== v1 ==
Design dual_port_ram, start of the top module:
module dual_port_ram #(
  parameter DATA_WIDTH = 8,
  parameter ADDR_WIDTH = 6
)(
  input logic clk,
  input logic rst,
  input logic [DATA_WIDTH-1 : 0] data1,
  input logic [ADDR_WIDTH-1 : 0] addr1,
  input logic enable1,
  input logic [DATA_WIDTH-1 : 0] data2,
  input logic [ADDR_WIDTH-1 : 0] addr2,
  input logic enable2,
  output logic [DATA_WIDTH-1 : 0] q1,
  output logic [DATA_WIDTH-1 : 0] q2
);
  logic [DATA_WIDTH-1 : 0] ram[0 : 2**(ADDR_WIDTH)-1];
  always@(posedge clk) begin
    if(rst) begin
      q1 <= 0;
      q2 <= 0;
    end else begin
      if (enable1) begin
        ram[addr1] <= data1;
      end else begin
        q1 <= ram[addr1];
      end 
      if (enable2) begin
        ram[addr2] <= data2;
      end else begin
        q2 <= ram[addr2];
      end 
    end 
  end
endmodule
Size in the first run: roughly 2400 cells after synthesis, roughly 530 flip-flops, about 48 I/O pins, about 32000 um^2 of cells after synthesis.
make LEC_CHECK=0 CAP_MARGIN=5 CELL_PAD_IN_SITES_DETAIL_PLACEMENT=2 CELL_PAD_IN_SITES_GLOBAL_PLACEMENT=0 CORE_MARGIN=5 CORE_UTILIZATION=61 CTS_CLUSTER_DIAMETER=149 CTS_CLUSTER_SIZE=71 GPL_ROUTABILITY_DRIVEN=0 GPL_TIMING_DRIVEN=0 MAX_ROUTING_LAYER=met5 PLACE_DENSITY=0.49 SETUP_SLACK_MARGIN=0.08 SLEW_MARGIN=0 TNS_END_PERCENT=95 finish   # period 3.62 ns
run.sh (not shown) runs the stock make flow with config.mk's settings and CLKGATE_MAP_FILE=.
The flow ended early for v1: it failed with a tool error in detailed placement (3_5_place_dp).
The following lists how v21 was set up differently from v1:
==> flow/config.mk <==
export PLATFORM = sky130hd
export DESIGN_NAME = dual_port_ram
export DESIGN_NICKNAME = dual_port_ram
export VERILOG_FILES = /design/flow/design.v
export SDC_FILE = /design/flow/constraint.sdc
export NUM_CORES = 4
export LEC_CHECK = 0
export CAP_MARGIN = 20
export CELL_PAD_IN_SITES_DETAIL_PLACEMENT = 1
export CELL_PAD_IN_SITES_GLOBAL_PLACEMENT = 3
export CORE_ASPECT_RATIO = 1.36
export CORE_MARGIN = 6
export CORE_UTILIZATION = 61
export CTS_CLUSTER_SIZE = 50
export GPL_ROUTABILITY_DRIVEN = 0
export MAX_ROUTING_LAYER = met5
export MIN_ROUTING_LAYER = met2
export PLACE_DENSITY_LB_ADDON = 0.15
export SLEW_MARGIN = 15
==> flow/constraint.sdc <==
create_clock -name core_clock -period 10.0 [get_ports {clk}]
set_input_delay 2.0000 -clock core_clock [delete_from_list [all_inputs] [get_ports {clk}]]
set_output_delay 2.0000 -clock core_clock [all_outputs]
set_load 0.01 [all_outputs]
v21 terminated abnormally: global placement without I/O (3_1_place_gp_skip_io) reported FLW-0024. Area reported by Yosys stat came out exactly the same in v1 and v21. v21 -> v1: mean instance size in the synthesized netlist delta 0, exact match. Die: v21 bigger than v1.
diff inputs: v21 => v22
==> flow/config.mk <==
export PLATFORM = sky130hd
export DESIGN_NAME = dual_port_ram
export DESIGN_NICKNAME = dual_port_ram
export VERILOG_FILES = /design/flow/design.v
export SDC_FILE = /design/flow/constraint.sdc
export NUM_CORES = 4
export LEC_CHECK = 0
export CAP_MARGIN = 20
export CORE_MARGIN = 2
export CORE_UTILIZATION = 61
export MAX_ROUTING_LAYER = met4
export SETUP_SLACK_MARGIN = 1.47
export SLEW_MARGIN = 20
==> flow/constraint.sdc <==
create_clock -name core_clock -period 5.31 [get_ports {clk}]
set_input_delay 1.0620 -clock core_clock [delete_from_list [all_inputs] [get_ports {clk}]]
set_output_delay 1.0620 -clock core_clock [all_outputs]
set_load 0.01 [all_outputs]
Findings:
- Between v21 and v22, the difference in mean post-synth cell area is negligible.
- v22 vs. v21: die extent in x +12%, total die area dropped 3800 um^2, yosys-reported design area after synthesis roughly the same, area of the core now sits at about the same level, fraction of the yosys area taken by sequential cells closely matched the old numbers.
- Status: initial standard-cell utilization of the core parity (v21, v22)
- Re synthesized cell count: no difference whatsoever between v22 and v21.
- v22 was carried through to the last stage, and its layout satisfied the timing, design-rule and antenna checks.
- v21 did not finish; the tool stopped in global placement without I/O (3_1_place_gp_skip_io) with error FLW-0024.
- Height of the chip for v22: 46 um down relative to v21
- v21 -> v22: register bit count reported by yosys delta 0, exact match
Here is what was changed in the inputs of v36 compared with v22.
--- a/flow/config.mk
+++ b/flow/config.mk
@@ -9,5 +9,3 @@
 export CORE_MARGIN = 2
-export CORE_UTILIZATION = 61
-export MAX_ROUTING_LAYER = met4
-export SETUP_SLACK_MARGIN = 1.47
+export CORE_UTILIZATION = 39
 export SLEW_MARGIN = 20
==> flow/constraint.sdc <==
create_clock -name core_clock -period 5.44 [get_ports {clk}]
set_input_delay 1.0880 -clock core_clock [delete_from_list [all_inputs] [get_ports {clk}]]
set_output_delay 1.0880 -clock core_clock [all_outputs]
set_load 0.01 [all_outputs]
--- outcome ---
Looking at post-route core utilization, v36 sits 24 points lower than v22 does. Looking at worst setup slack across v36 and v22, the one that comes out higher is v36. When v36 is measured against v22, its number of design-rule violations left by the first detailed-router iteration turns out 245 lower. For v36, the highest routing layer actually used was met5, unlike v22, where it was met4. Global-route usage: v36 vs v22 down 18 points. Going from v22 to v36, cell area after layout grew slightly. Going from v22 to v36, portion of total power attributed to the clock network increased 2.2 points, number of top-level design ports essentially unchanged.
No activity file was given, so power comes from the tool's default toggle rates.
